==> run G: inputs <==
==> flow/design.v <==
`timescale 1 ns / 100 ps
module sign_ext_16_32(d, q);
	input [15:0] d;
	output [31:0] q;
	assign q = { {16{d[15]}}, d};
endmodule
`timescale 1ns/1ps
module alu(alucont, rd1, rd2, res, zero);
	input [3:0] alucont;
	input [31:0] rd1;
	input [31:0] rd2;
	output reg [31:0] res;
	output wire zero;
	localparam AND 	= 4'b0000;
	localparam OR 	= 4'b0001;
	localparam ADD 	= 4'b0010;
	localparam SUB 	= 4'b0110;
	localparam SLT 	= 4'b0111;
	localparam NOR 	= 4'b1100;
	always @(*) begin
		case(alucont)
			AND		: begin
				res = rd1 & rd2;
			end
			OR 		: begin
				res = rd1 | rd2;
			end
			ADD 	: begin
				res = rd1 + rd2;
			end
			SUB 	: begin
				res = rd1 - rd2;
			end
			SLT 	: begin
				res = (rd1 < rd2) ? 1 : 0;
			end
			NOR 	: begin
				res = ~(rd1 | rd2);
			end
			default	: begin
				res = 32'b0;
			end
		endcase
	end
	assign zero = ~(|res);
endmodule
`timescale 1ns/1ns
module register_file(clk, ra1, ra2, wa, wd, rd1, rd2, regwrite);
	input clk;
	input [4:0] ra1;
	input [4:0] ra2;
	input [4:0] wa;
	input [31:0] wd;
	output reg [31:0] rd1;
	output reg [31:0] rd2;
	input regwrite;
	reg [31:0] memory [1:31];
	always @(*) begin
		rd1 = (ra1 == 5'd0) ? 32'b0 : memory[ra1];
		rd2 = (ra2 == 5'd0) ? 32'b0 : memory[ra2];
	end
	always @(posedge clk) begin
		if(regwrite && (wa != 5'd0))
			memory[wa] <= wd;	
	end
endmodule
`timescale 1ns/1ns
module single_cycle_mips_32(clk, rst, imem_addr, imem_rdata, dmem_addr,
	dmem_wdata, dmem_we, dmem_rdata);
	input clk;
	input rst;
	output [31:0] imem_addr;
	input [31:0] imem_rdata;
	output [31:0] dmem_addr;
	output [31:0] dmem_wdata;
	output dmem_we;
	input [31:0] dmem_rdata;
	localparam R_TYPE 		= 6'b000000;
	localparam LOAD_WORD 	= 6'b100011;
	localparam STORE_WORD 	= 6'b101011;
	localparam BRANCH_EQ	= 6'b000100;
	localparam JUMP 		= 6'b000010;
	reg RegDst;
	reg Branch;
	reg MemRead;
	reg MemToReg;
	reg [1:0] AluOP;
	reg MemWrite;
	reg ALUSrc;
	reg RegWrite;
	reg Jump;
	wire [31:0] instruction;
	always @(*) begin
		case(instruction[31:26])
			R_TYPE 	: begin
				RegDst <= 1'b1;
				ALUSrc <= 1'b0;
				MemToReg <= 1'b0;
				RegWrite <= 1'b1;
				MemRead <= 1'b0;
				MemWrite <= 1'b0;
				Branch <= 1'b0;
				AluOP <= 2'b10;
				Jump <= 1'b0;
			end
			LOAD_WORD 	: begin
				RegDst <= 1'b0;
				ALUSrc <= 1'b1;
				MemToReg <= 1'b1;
				RegWrite <= 1'b1;
				MemRead <= 1'b1;
				MemWrite <= 1'b0;
				Branch <= 1'b0;
				AluOP <= 2'b00;
				Jump <= 1'b0;
			end
			STORE_WORD 	: begin
				RegDst <= 1'b0;
				ALUSrc <= 1'b1;
				MemToReg <= 1'b0;
				RegWrite <= 1'b0;
				MemRead <= 1'b0;
				MemWrite <= 1'b1; 
				Branch <= 1'b0;
				AluOP <= 2'b00;
				Jump <= 1'b0;
			end
			BRANCH_EQ 	: begin
				RegDst <= 1'b0;
				ALUSrc <= 1'b0;
				MemToReg <= 1'b0;
				RegWrite <= 1'b0;
				MemRead <= 1'b0;
				MemWrite <= 1'b0;
				Branch = 1'b1;
				AluOP <= 2'b01;
				Jump <= 1'b0;
			end
			JUMP 	: begin
				RegDst <= 1'b0;
				ALUSrc <= 1'b0;
				MemToReg <= 1'b0;
				RegWrite <= 1'b0;
				MemRead <= 1'b0;
				MemWrite <= 1'b0;
				Branch = 1'b0;
				AluOP <= 2'b00;
				Jump <= 1'b1;
			end
			default begin
				RegDst <= 1'b0;
				ALUSrc <= 1'b0;
				MemToReg <= 1'b0;
				RegWrite <= 1'b0;
				MemRead <= 1'b0;
				MemWrite <= 1'b0;
				Branch = 1'b0;
				AluOP <= 2'b00;
				Jump <= 1'b0;
			end
		endcase
	end
	wire [31:0] next_instruction;
	reg [31:0] program_counter;
	always @(posedge clk or posedge rst) begin
		if (rst) begin
			program_counter <= 32'b0;
		end
		else begin
			program_counter <= next_instruction;	
		end
	end
	wire [31:0] program_counter_plus_4;
	assign program_counter_plus_4 = program_counter + 4;
	assign imem_addr = program_counter;
	assign instruction = imem_rdata;
	wire [4:0] write_address;
	assign write_address = RegDst ? instruction[15:11] : instruction[20:16];
	wire [31:0] write_data;
	wire [31:0] read_data_1;
	wire [31:0] read_data_2;
	register_file reg_file(
		.clk(clk),
		.ra1(instruction[25:21]),
		.ra2(instruction[20:16]),
		.wa(write_address),
		.wd(write_data),
		.rd1(read_data_1),
		.rd2(read_data_2),
		.regwrite(RegWrite)
		);
	wire [31:0] sign_extended_immediate_16;
	sign_ext_16_32 sign_ext(
		.d(instruction[15:0]),
		.q(sign_extended_immediate_16)
		);
	reg [3:0] alu_control;
	localparam AND 	= 4'b0000;
	localparam OR 	= 4'b0001;
	localparam ADD 	= 4'b0010;
	localparam SUB 	= 4'b0110;
	localparam SLT 	= 4'b0111;
	localparam NOR 	= 4'b1100;
	wire [5:0] funct_control;
	assign funct_control = instruction[5:0];
	always @(*) begin
		if (~AluOP[1] && ~AluOP[0]) begin
			alu_control <= ADD;
		end
		else if (AluOP[0]) begin
			alu_control <= SUB;
		end
		else if(AluOP[1]) begin
			if(funct_control[3:0] == 4'b0000)
				alu_control <= ADD;
			else if(funct_control[3:0] == 4'b0010)
				alu_control <= SUB;
			else if(funct_control[3:0] == 4'b0100)
				alu_control <= AND;
			else if(funct_control[3:0] == 4'b0101)
				alu_control <= OR;
			else if(funct_control[3:0] == 4'b1010)
				alu_control <= SLT;
			else if(funct_control[3:0] == 4'b0111)
				alu_control <= NOR;
			else
				alu_control <= 4'b0000;
		end
		else
			alu_control <= 4'b0000;
	end
	wire [31:0] alu_input_1;
	wire [31:0] alu_input_2;
	wire [31:0] alu_result;
	wire alu_zero;
	assign alu_input_1 = read_data_1;
	assign alu_input_2 = ALUSrc ? sign_extended_immediate_16 : read_data_2;
	alu alu(
		.alucont(alu_control),
		.rd1(alu_input_1),
		.rd2(alu_input_2),
		.res(alu_result),
		.zero(alu_zero)
		);
	wire [31:0] address_calc;
	wire [31:0] immediate_shift_left_2;
	wire PCSrc;
	wire [31:0] pre_jump_inst;
	wire [31:0] jump_address;
	assign jump_address = {program_counter_plus_4[31:28], instruction[25:0], 2'b0};
	assign PCSrc = Branch & alu_zero;
	assign immediate_shift_left_2 = {sign_extended_immediate_16[29:0], 2'b0};
	assign address_calc = program_counter_plus_4 + immediate_shift_left_2;
	assign pre_jump_inst = PCSrc ? address_calc : program_counter_plus_4;
	assign next_instruction = Jump ? jump_address : pre_jump_inst;
	wire [31:0] data_mem_data;
	assign dmem_addr = alu_result;
	assign dmem_wdata = read_data_2;
	assign dmem_we = MemWrite;
	assign data_mem_data = dmem_rdata;
	assign write_data = MemToReg ? data_mem_data : alu_result;
endmodule
==> flow/run.sh <==
#!/bin/bash
# the make line also repeats each setting of config.mk as NAME=value (left out here)
make -C /OpenROAD-flow-scripts/flow DESIGN_CONFIG=/design/flow/config.mk WORK_HOME=/design/flow/orfs CLKGATE_MAP_FILE= finish
==> flow/config.mk <==
export PLATFORM = sky130hd
export DESIGN_NAME = single_cycle_mips_32
export DESIGN_NICKNAME = single_cycle_mips_32
export VERILOG_FILES = /design/flow/design.v
export SDC_FILE = /design/flow/constraint.sdc
export NUM_CORES = 4
export LEC_CHECK = 0
export CAP_MARGIN = 20
export CORE_MARGIN = 7
export CORE_UTILIZATION = 40
export HOLD_SLACK_MARGIN = 0.05
export SLEW_MARGIN = 10
export TNS_END_PERCENT = 85
==> flow/constraint.sdc <==
create_clock -name core_clock -period 11.4 [get_ports {clk}]
set_input_delay 2.2800 -clock core_clock [delete_from_list [all_inputs] [get_ports {clk}]]
set_output_delay 2.2800 -clock core_clock [all_outputs]
set_load 0.01 [all_outputs]
==> inputs of run B, as changes to run G <==
CORE_MARGIN = 2   (was 7)
CORE_UTILIZATION = 72   (was 40)
CTS_CLUSTER_DIAMETER = 390   (was not set)
CTS_CLUSTER_SIZE = 93   (was not set)
HOLD_SLACK_MARGIN = not set   (was 0.05)
PLACE_DENSITY = 0.39   (was not set)
SETUP_SLACK_MARGIN = 1.39   (was not set)
SLEW_MARGIN = 20   (was 10)
TNS_END_PERCENT = not set   (was 85)
==> flow/constraint.sdc (replaced) <==
create_clock -name core_clock -period 5.65 [get_ports {clk}]
set_input_delay 1.1300 -clock core_clock [delete_from_list [all_inputs] [get_ports {clk}]]
set_output_delay 1.1300 -clock core_clock [all_outputs]
set_load 0.01 [all_outputs]
==> inputs of run F, as changes to run G <==
CORE_MARGIN = 2   (was 7)
CORE_UTILIZATION = 65   (was 40)
CTS_CLUSTER_SIZE = 44   (was not set)
HOLD_SLACK_MARGIN = not set   (was 0.05)
SETUP_SLACK_MARGIN = 1.77   (was not set)
SLEW_MARGIN = 20   (was 10)
TNS_END_PERCENT = not set   (was 85)
==> flow/constraint.sdc (replaced) <==
create_clock -name core_clock -period 6.32 [get_ports {clk}]
set_input_delay 1.2640 -clock core_clock [delete_from_list [all_inputs] [get_ports {clk}]]
set_output_delay 1.2640 -clock core_clock [all_outputs]
set_load 0.01 [all_outputs]
==> inputs of run A, as changes to run G <==
CORE_MARGIN = 2   (was 7)
CORE_UTILIZATION = 68   (was 40)
CTS_CLUSTER_DIAMETER = 367   (was not set)
CTS_CLUSTER_SIZE = 100   (was not set)
HOLD_SLACK_MARGIN = not set   (was 0.05)
PLACE_DENSITY = 0.38   (was not set)
SLEW_MARGIN = 20   (was 10)
TNS_END_PERCENT = 10   (was 85)
==> flow/constraint.sdc (replaced) <==
create_clock -name core_clock -period 6.44 [get_ports {clk}]
set_input_delay 1.2880 -clock core_clock [delete_from_list [all_inputs] [get_ports {clk}]]
set_output_delay 1.2880 -clock core_clock [all_outputs]
set_load 0.01 [all_outputs]
==> results <==
Outcome: run G finished clean; run F did not finish; run B did not finish; run A did not finish
Failing step: run G -; run F global routing; run B global routing; run A global routing
XORs/XNORs by Area: run G 0.0147; run F 0.0147; run B 0.0147; run A 0.0147
Width of the chip: run G 386 um; run F 296 um; run B 281 um; run A 289 um
DP HPWL: run G 119,000 um; run F 130,000 um; run B 152,000 um; run A 147,000 um
Number of clock sinks: run G 1,022; run F 1,022; run B 1,022; run A 1,022
Area of the chip: run G 149,000 um^2; run F 87,400 um^2; run B 79,000 um^2; run A 83,600 um^2
Total setup buffers inserted after CTS: run G 0; run F 65; run B 97; run A 101
Async set-or-reset flop fraction in the synthesized netlist: run G 0.0294; run F 0.0294; run B 0.0294; run A 0.0294
Placed instance count: run G 5,543; run F 5,457; run B 5,364; run A 5,390
Placer Congestion: run G 0.928; run F 1.01; run B 1.03; run A 1.02
CTS H-tree lvls: run G 3; run F 3; run B 1; run A 1
Core Density at Floorplan: run G 0.403; run F 0.659; run B 0.728; run A 0.686
Area post-placement: run G 60,000 um^2; run F 64,600 um^2; run B 64,500 um^2; run A 64,500 um^2
Worst slack at placement: run G 379 ps; run F -2540 ps; run B -2960 ps; run A -2430 ps
Register bit count reported by yosys: run G 1,022; run F 1,022; run B 1,022; run A 1,022
Inserted Clock Buffers: run G 106; run F 100; run B 14; run A 14
Ao+oa area frac: run G 0.0831; run F 0.0831; run B 0.0831; run A 0.0831
Area of the placeable core: run G 137,000 um^2; run F 84,000 um^2; run B 75,900 um^2; run A 80,500 um^2
Most frequently used flop master after synthesis: run G edfxtp_1; run F edfxtp_1; run B edfxtp_1; run A edfxtp_1
Cell area after technology mapping: run G 55,300 um^2; run F 55,300 um^2; run B 55,300 um^2; run A 55,300 um^2
Number of resized instances in the post-cts repair step: run G 0; run F 400; run B 384; run A 425
DIE HEIGHT: run G 386 um; run F 296 um; run B 281 um; run A 289 um
Number of cell rows: run G 136; run F 106; run B 101; run A 104
Number of top-level pins: run G 163; run F 163; run B 163; run A 163
